==> flow/design.v <==
module segdec(input logic [3:0] in, output logic [6:0] out);
	always_comb
	begin
		case (in)
			4'b0000 :
				out = 7'b0111111;  
			4'b0001 :
				out = 7'b0000110;  
			4'b0010 :
				out = 7'b1011011;  
			4'b0011 :
				out = 7'b1001111;  
			4'b0100 :
				out = 7'b1100110;  
			4'b0101 :
				out = 7'b1101101;  
			4'b0110 :
				out = 7'b1111100;  
			4'b0111 :
				out = 7'b0000111;  
			4'b1000 :
				out = 7'b1111111;  
			4'b1001 :
				out = 7'b1100111;  
			4'b1010 :
				out = 7'b1000000;
			default :
				out = 7'b0000000;
    		endcase
	end
endmodule
module bin_to_bcd(input logic [7:0] in, output logic [3:0][6:0] disp);
logic[3:0] sign_num, units, tens, hundreds;
logic[7:0] num;
logic sign;
always_comb
begin
	sign = in[$high(in)];
	if(sign)  
		num = 0 - in;
	else
		num = in;
	hundreds = num / 100;
	num = num - (hundreds)*100;  
	tens = num / 10;
	num = num - (tens)*10;  
	units = num;
end
always_comb
	if(sign)
		sign_num = 4'hA;
	else
		sign_num = 4'hF;
segdec signdec
(
	.in(sign_num),
	.out(disp[3])
);
segdec hundreddec
(
	.in(hundreds),
	.out(disp[2])
);
segdec tendec
(
	.in(tens),
	.out(disp[1])
);
segdec unitdec
(
	.in(units),
	.out(disp[0])
);
endmodule
module debounce #(parameter int COUNT=500000) (input logic clk, signal_in, output logic signal_out);
logic prev_signal;
int unsigned cnt;
always_ff @(posedge clk)
begin
	if(prev_signal != signal_in)
	begin
		cnt <= 0;  
	end
	else if(cnt >= COUNT)
	begin
		cnt <= 0;  
		signal_out <= signal_in;
	end
	else
	begin
		cnt <= cnt +1;
	end
	prev_signal <= signal_in;
end
endmodule
module read_sm(input logic clk, reset_n, handshake, run, output logic read, done);
enum {HALT, WAIT_1, WAIT_0, DONE} state;
always_ff @(posedge clk, negedge reset_n)
begin
	if(!reset_n)
	begin
		state <= HALT;
		read <= 0;
	end
	else
	begin
		read <= 0;
		unique case(state)
			HALT : if(run) state <= WAIT_1;
			WAIT_1 :
			begin
				if(handshake)
				begin
					state <= WAIT_0;
					read <= '1;  
				end
			end
			WAIT_0 : if(!handshake) state <= DONE;
			DONE : state <= HALT;
		endcase
	end
end
always_comb
	if(state == DONE)
		done = 1;
	else
		done = 0;
endmodule
module sm(input logic clk, input logic [10-1:0] SW, input logic [8-1:0] re_res, im_res, output logic [8-1:0] LED, output logic [8-1:0] re_a, im_a, re_q, im_q);
typedef enum {REAL_A, IMAG_A, REAL_Q, IMAG_Q, DISP_REAL, DISP_IMAG} stateType;
stateType state;
logic reset_n;
logic handshake;
logic [8-1:0] data_in;
always_comb
begin
	reset_n = SW[$high(SW)];
	handshake = SW[$high(SW) -1];
	data_in =  SW[$high(SW) -2 : $low(SW)];
end
logic read_run, read_trigger, read_done;
read_sm re_sm0
(
	.clk(clk),
	.reset_n(reset_n),
	.handshake(handshake),
	.run(read_run),
	.read(read_trigger),
	.done(read_done)
);
always_comb
	read_run = (state == REAL_A) || (state == IMAG_A) || (state == REAL_Q) || (state == IMAG_Q);
always_ff @(posedge clk, negedge reset_n)
begin
	if(!reset_n)
		state <= REAL_A;
	else
	begin
		unique case(state)
			REAL_A: if(read_done) state <= IMAG_A;
			IMAG_A: if(read_done) state <= REAL_Q;
			REAL_Q: if(read_done) state <= IMAG_Q;
			IMAG_Q: if(read_done) state <= DISP_REAL;
			DISP_REAL : if(handshake == 1) state <= DISP_IMAG;
			DISP_IMAG : if(handshake == 0) state <= REAL_A;
		endcase
	end
end
always_ff @(posedge clk)
begin
	if(read_trigger)
	begin
		unique case(state)
			REAL_A: re_a <= data_in;
			IMAG_A: im_a <= data_in;
			REAL_Q: re_q <= data_in;
			IMAG_Q: im_q <= data_in;
			default: ;
		endcase
	end
end
always_comb
begin
	if(state == DISP_REAL)
		LED = re_res;
	else if(state == DISP_IMAG)
		LED = im_res;
	else
		LED = '0;
end
endmodule
module mult(input logic signed [(2*8 -1)-1:0] re_x, im_x, re_y, im_y, output logic signed [2*(2*8 -1)-1:0] re_z, im_z);
logic signed [(2*8 -1)-1:0] a,b,c,d;
always_comb
begin
	a = re_x;
	b = im_x;
	c = re_y;
	d = im_y;
end
logic signed [2*(2*8 -1)-1:0] ac, bd, ad, bc;
always_comb
begin
	ac = a*c;
	bd = b*d;
	ad = a*d;
	bc = b*c;
	re_z = ac - bd;
	im_z = ad + bc;
end
endmodule
module cmplx_mult(
input logic clk,
input logic [10-1:0] switches,
output logic [8-1:0] LED,
output logic [6:0] HEX0,
output logic [6:0] HEX1,
output logic [6:0] HEX2,
output logic [6:0] HEX3,
output logic [6:0] HEX4,
output logic [6:0] HEX5,
output logic [6:0] HEX6,
output logic [6:0] HEX7);
logic [8-1:0] re_a, im_a, re_q, im_q;
logic [8-1:0] re_res, im_res;
logic [10-1:0] SW;
always_comb
	SW[$high(SW)-2:$low(SW)] = switches[$high(switches)-2:$low(switches)];
debounce #(.COUNT(1000)) db0
(
	.clk(clk),
	.signal_in(switches[$high(switches)]),
	.signal_out(SW[$high(SW)])
);
debounce #(.COUNT(1000)) db1
(
	.clk(clk),
	.signal_in(switches[$high(switches)-1]),
	.signal_out(SW[$high(SW)-1])
);
sm sm0 (.*);
logic signed [(2*8 -1)-1:0] re_x, im_x, re_y, im_y;
logic signed [2*(2*8 -1)-1:0] re_z, im_z;
localparam INPUT_SHIFT = (2*8 -1) - 8;
localparam OUTPUT_LOW = 2*INPUT_SHIFT -1;
localparam OUTPUT_HIGH = OUTPUT_LOW + 8 -1;
always_comb
begin
	re_x = $signed(re_a);
	im_x = $signed(im_a);
	re_y = $signed(re_q) << INPUT_SHIFT;
	im_y = $signed(im_q) << INPUT_SHIFT;
	re_res = re_z[OUTPUT_HIGH : OUTPUT_LOW];
	im_res = im_z[OUTPUT_HIGH : OUTPUT_LOW];
end
mult mult0
(.*);
logic [3:0][6:0] sw_hex;
always_comb
begin
	HEX0 = ~ sw_hex[0];  
	HEX1 = ~ sw_hex[1];  
	HEX2 = ~ sw_hex[2];  
	HEX3 = ~ sw_hex[3];  
end
bin_to_bcd sw_disp
(
	.in(SW[7:0]),
	.disp(sw_hex)
);
logic [3:0][6:0] led_hex;
always_comb
begin
	HEX4 = ~ led_hex[0];  
	HEX5 = ~ led_hex[1];  
	HEX6 = ~ led_hex[2];  
	HEX7 = ~ led_hex[3];  
end
bin_to_bcd led_disp
(
	.in(LED),
	.disp(led_hex)
);
endmodule
Settings: LEC_CHECK=0, ABC_AREA=1, CAP_MARGIN=15, CELL_PAD_IN_SITES_DETAIL_PLACEMENT=1, CELL_PAD_IN_SITES_GLOBAL_PLACEMENT=1, CORE_ASPECT_RATIO=1.36, CORE_MARGIN=5, CORE_UTILIZATION=53, GPL_TIMING_DRIVEN=1, HOLD_SLACK_MARGIN=0.21, MAX_ROUTING_LAYER=met5, MIN_ROUTING_LAYER=met2, PLACE_DENSITY=0.6, SETUP_SLACK_MARGIN=-1.01, SLEW_MARGIN=5; clock period 10.9 ns.
run.sh (not shown) runs the stock make flow with config.mk's settings and CLKGATE_MAP_FILE=.
The first run never finished: it broke off in clock tree synthesis.
==> next run, changes <==
==> flow/config.mk (replaced) <==
export PLATFORM = sky130hd
export DESIGN_NAME = cmplx_mult
export DESIGN_NICKNAME = cmplx_mult
export VERILOG_FILES = /design/flow/design.v
export SDC_FILE = /design/flow/constraint.sdc
export NUM_CORES = 4
export LEC_CHECK = 0
export CAP_MARGIN = 20
export CELL_PAD_IN_SITES_DETAIL_PLACEMENT = 1
export CORE_MARGIN = 2
export CORE_UTILIZATION = 40
export SLEW_MARGIN = 0
==> flow/constraint.sdc (replaced) <==
create_clock -name core_clock -period 20.0 [get_ports {clk}]
set_input_delay 4.0000 -clock core_clock [delete_from_list [all_inputs] [get_ports {clk}]]
set_output_delay 4.0000 -clock core_clock [all_outputs]
set_load 0.01 [all_outputs]
The changed run went through all stages and came out clean.
Synthesized cell count goes down by 23%.
Synthesized area falls by 4.9%.
Die size grows by 17%.
==> next run, changes <==
--- a/flow/config.mk
+++ b/flow/config.mk
@@ -8,5 +8,5 @@
 export CAP_MARGIN = 20
-export CELL_PAD_IN_SITES_DETAIL_PLACEMENT = 1
 export CORE_MARGIN = 2
-export CORE_UTILIZATION = 40
-export SLEW_MARGIN = 0
+export CORE_UTILIZATION = 58
+export PLACE_DENSITY = 0.6
+export SLEW_MARGIN = 20
==> flow/constraint.sdc (replaced) <==
create_clock -name core_clock -period 11.1 [get_ports {clk}]
set_input_delay 2.2200 -clock core_clock [delete_from_list [all_inputs] [get_ports {clk}]]
set_output_delay 2.2200 -clock core_clock [all_outputs]
set_load 0.01 [all_outputs]
This time the run completed, yet does not pass: negative setup slack.
Routed wire length rises by 9.6%.
Design area rises by 25%.
Worst setup slack degrades by 4.3 ns.
Worst hold slack degrades by 0.0047 ns.
Utilization rises by 37 points.
==> next run, changes <==
--- a/flow/config.mk
+++ b/flow/config.mk
@@ -9,3 +9,3 @@
 export CORE_MARGIN = 2
-export CORE_UTILIZATION = 58
+export CORE_UTILIZATION = 40
 export PLACE_DENSITY = 0.6
==> flow/constraint.sdc (replaced) <==
create_clock -name core_clock -period 18.8 [get_ports {clk}]
set_input_delay 3.7600 -clock core_clock [delete_from_list [all_inputs] [get_ports {clk}]]
set_output_delay 3.7600 -clock core_clock [all_outputs]
set_load 0.01 [all_outputs]
After rerunning: This time the run finished with timing, DRC and antenna clean. Global-route usage decreases by 13 points. Hold slack is worse by 0.0078 ns. Core utilization decreases by 37 points.

---

## run 1
// cmplx_mult: RTL as listed in full above, without the edits since
make LEC_CHECK=0 CAP_MARGIN=20 CORE_ASPECT_RATIO=0.5 CORE_MARGIN=4 CORE_UTILIZATION=38 GPL_TIMING_DRIVEN=1 HOLD_SLACK_MARGIN=0.13 MAX_ROUTING_LAYER=met4 PLACE_DENSITY=0.68 SETUP_SLACK_MARGIN=-0.64 SLEW_MARGIN=20 TNS_END_PERCENT=10 finish   # period 15.7 ns
From the logs: run 1 reached the end of the flow and failed the layout checks with negative setup slack.
### run 1 -> run 2
Settings: swapping 4 for 2 in CORE_MARGIN; swapping 0.68 for 0.64 in PLACE_DENSITY; clearing HOLD_SLACK_MARGIN, which used to be 0.13; putting CTS_CLUSTER_SIZE at 41 where nothing was set; clearing TNS_END_PERCENT, which used to be 10; swapping -0.64 for 4.69 in SETUP_SLACK_MARGIN; clearing CORE_ASPECT_RATIO, which used to be 0.5.
Findings:
Run 2 was carried through to the last stage, and its layout satisfied the timing, design-rule and antenna checks. End-of-flow core utilization: run 2 > run 1. Diff run 1 -> run 2: worst-case setup margin in the final layout increased 640 ps, area of all placed cells without fillers went up about 13%, count of nets after finishing climbed about 6%, clock network contribution to total cell area shrank by 0.21 points. Compared with run 1, run 2 shows a sequential share of cell area that is 1.7 points lower. Diff run 1 -> run 2: wire length shows an increase of 4.5 mm; overall global routing resource usage shows an increase of 2.7 points. Cmp run 2 vs run 1: fmax higher in run 2.
### run 2 -> run 3
Settings: changing PLACE_DENSITY from 0.64 to 0.6; changing CORE_UTILIZATION from 38 to 14; removing MAX_ROUTING_LAYER (formerly met4); removing CTS_CLUSTER_SIZE (formerly 41); removing SETUP_SLACK_MARGIN (formerly 4.69); removing GPL_TIMING_DRIVEN (formerly 1); changing the clock period (ns, I/O delays scaled along) from 15.7 to 28.5.
### Flow results
- Hold slack essentially unchanged between run 3 and run 2.
- Lower final core utilization among run 2 and run 3: run 3
- Taking run 3 as 1.0, run 2 lands at 1.10 on final area.
- Non-filler instance count after layout in run 3 is 753 above run 2.
diff inputs: run 3 => run 4
Settings: PLACE_DENSITY no longer set, was 0.6; CORE_UTILIZATION now 68, was 14; ABC_AREA now 1, previously not set; CTS_CLUSTER_DIAMETER now 94, previously not set; the clock period (ns, I/O delays scaled along) now 11.6, was 28.5.
--- outcome ---
Comparing run 3 and run 4, the one run not ending clean was run 4. The flow completed for run 4, but it is not clean: the layout still shows negative setup slack. Compared with run 3, run 4 shows global-route usage higher by 32 points. Of run 3 and run 4, the run reporting the higher worst slack on hold paths was run 4. Per the comparison of run 4 with run 3, worst setup slack went down by 8850 ps.
Input changes introduced in run 5 (baseline for comparison: run 4):
Settings: CTS_CLUSTER_DIAMETER removed (was 94); CORE_UTILIZATION changed from 68 to 69; ABC_AREA removed (was 1); CTS_CLUSTER_SIZE newly set to 15; PLACE_DENSITY newly set to 0.6; the clock period (ns, I/O delays scaled along) changed from 11.6 to 8.24.
## What came out
Seen in the log of run 5: DPL-0038 during 5_1_grt, after which the run never completed. Between run 5 and run 4, the portion of the post-synthesis area used by sequential elements is lower for run 4. Changes observed in run 5 relative to run 4: area of the mapped netlist fell by 830 um^2, simple-gate area share of the yosys netlist fell by 5.6 points. Delta (run 5 minus run 4): synthesized area per cell up about 24%, standard cell area after detailed placement down 1.0%, row count down 3.5%, final weighted congestion in routability-driven placement down about 3.7%.

---

RTL: the design.v shown in full above, as it stands there.
==> flow/config.mk <==
export PLATFORM = sky130hd
export DESIGN_NAME = cmplx_mult
export DESIGN_NICKNAME = cmplx_mult
export VERILOG_FILES = /design/flow/design.v
export SDC_FILE = /design/flow/constraint.sdc
export NUM_CORES = 4
export LEC_CHECK = 0
export ABC_AREA = 1
export CAP_MARGIN = 20
export CORE_MARGIN = 2
export CORE_UTILIZATION = 72
export CTS_CLUSTER_DIAMETER = 394
export CTS_CLUSTER_SIZE = 97
export PLACE_DENSITY = 0.38
export SLEW_MARGIN = 20
export TNS_END_PERCENT = 20
==> flow/constraint.sdc <==
create_clock -name core_clock -period 11.1 [get_ports {clk}]
set_input_delay 2.2200 -clock core_clock [delete_from_list [all_inputs] [get_ports {clk}]]
set_output_delay 2.2200 -clock core_clock [all_outputs]
set_load 0.01 [all_outputs]
The baseline died in global routing (5_1_grt).
Change:
Settings changed: ABC_AREA 1 to default, CORE_UTILIZATION 72 to 56, CTS_CLUSTER_DIAMETER 394 to default, CTS_CLUSTER_SIZE 97 to default, PLACE_DENSITY 0.38 to 0.6, TNS_END_PERCENT 20 to default.
Clock period 11.1 ns to 28.5 ns, I/O delays scaled along.
What happened:
- Now the flow completed without violations
- synthesized area drops by 4.9%
- die area goes up by 22%
- synthesized cell count went down by 23%
Change:
Settings changed: ABC_AREA from default to 1, CORE_UTILIZATION 56 to 70, CTS_CLUSTER_DIAMETER from default to 94, CTS_CLUSTER_SIZE from default to 41, PLACE_DENSITY 0.6 to default.
Clock period 28.5 ns to 13.6 ns, I/O delays scaled along.
The new run completed, yet does not pass: negative setup slack; clock-buffer cell count went up by 1; final cell count grows by 34%; utilization went up by 28 points; wire length is higher by 55%; via count rises by 42%; non-clock buffer count increases by 277; global-route usage came out higher by 13 points; area after synthesis climbs by 5.2%; sequential cell count does not change; synthesized cell count came out higher by 30%.
Change:
Settings changed: ABC_AREA 1 to default, CORE_UTILIZATION 70 to 56, CTS_CLUSTER_DIAMETER 94 to default, CTS_CLUSTER_SIZE 41 to default.
Clock period 13.6 ns to 10.5 ns, I/O delays scaled along.
After rerunning: The changed run produced a layout that fails on negative setup slack. Sequential cell count does not change. Routed wire length came out lower by 16%. Design area grows by 6.3%. First-iteration DRC count goes down by 50%.

---

RTL: the design.v shown in full above, as it stands there.
==> flow/config.mk <==
export PLATFORM = sky130hd
export DESIGN_NAME = cmplx_mult
export DESIGN_NICKNAME = cmplx_mult
export VERILOG_FILES = /design/flow/design.v
export SDC_FILE = /design/flow/constraint.sdc
export NUM_CORES = 4
export LEC_CHECK = 0
export ABC_AREA = 1
export CAP_MARGIN = 25
export CELL_PAD_IN_SITES_GLOBAL_PLACEMENT = 1
export CORE_ASPECT_RATIO = 1.37
export CORE_MARGIN = 10
export CORE_UTILIZATION = 38
export CTS_CLUSTER_SIZE = 44
export GPL_TIMING_DRIVEN = 1
export MAX_ROUTING_LAYER = met5
export MIN_ROUTING_LAYER = met2
export PLACE_DENSITY_LB_ADDON = 0.29
export SETUP_SLACK_MARGIN = 0.42
export SLEW_MARGIN = 20
export TNS_END_PERCENT = 5
==> flow/constraint.sdc <==
create_clock -name core_clock -period 18.8 [get_ports {clk}]
set_input_delay 3.7600 -clock core_clock [delete_from_list [all_inputs] [get_ports {clk}]]
set_output_delay 3.7600 -clock core_clock [all_outputs]
set_load 0.01 [all_outputs]
Change:
ABC_AREA = default   (was 1)
CAP_MARGIN = 20   (was 25)
CELL_PAD_IN_SITES_GLOBAL_PLACEMENT = default   (was 1)
CORE_ASPECT_RATIO = default   (was 1.37)
CORE_MARGIN = 2   (was 10)
CORE_UTILIZATION = 72   (was 38)
CTS_CLUSTER_SIZE = default   (was 44)
GPL_TIMING_DRIVEN = default   (was 1)
MAX_ROUTING_LAYER = default   (was met5)
MIN_ROUTING_LAYER = default   (was met2)
PLACE_DENSITY = 0.66   (was default)
PLACE_DENSITY_LB_ADDON = default   (was 0.29)
SETUP_SLACK_MARGIN = default   (was 0.42)
TNS_END_PERCENT = default   (was 5)
clock period = 14.4 ns   (was 18.8 ns; I/O delays follow)
Effect: The new run aborted during global routing; area after synthesis fell by 4.9%; synthesized cell count fell by 23%; die size fell by about 56%.
Change:
CTS_CLUSTER_SIZE = 100   (was default)
PLACE_DENSITY = 0.6   (was 0.66)
clock period = 10.0 ns   (was 14.4 ns; I/O delays follow)
Outcome: The changed run ended with an error in clock tree synthesis, error DPL-0033. Synthesized cell count is unchanged. Die area does not change. Area after synthesis stays the same.
Change:
ABC_AREA = 1   (was default)
CTS_CLUSTER_DIAMETER = 227   (was default)
CTS_CLUSTER_SIZE = 43   (was 100)
clock period = 12.8 ns   (was 10.0 ns; I/O delays follow)
The new run reached the layout checks and failed them: setup timing; synthesized area came out higher by 5.2%; die area climbs by 5.0%; synthesized cell count rises by 30%.
Change:
ABC_AREA = default   (was 1)
CORE_UTILIZATION = 25   (was 72)
CTS_CLUSTER_DIAMETER = default   (was 227)
CTS_CLUSTER_SIZE = default   (was 43)
clock period = 18.8 ns   (was 12.8 ns; I/O delays follow)
- The new run completed without violations
- register-to-register slack improves by 5800 ps
- setup slack is better by 3000 ps
- global-route usage drops by 29 points
- clock skew is about the same
- first-iteration DRC count falls by 75%
- critical path depth came out lower by 36
- core utilization shrinks by 63 points
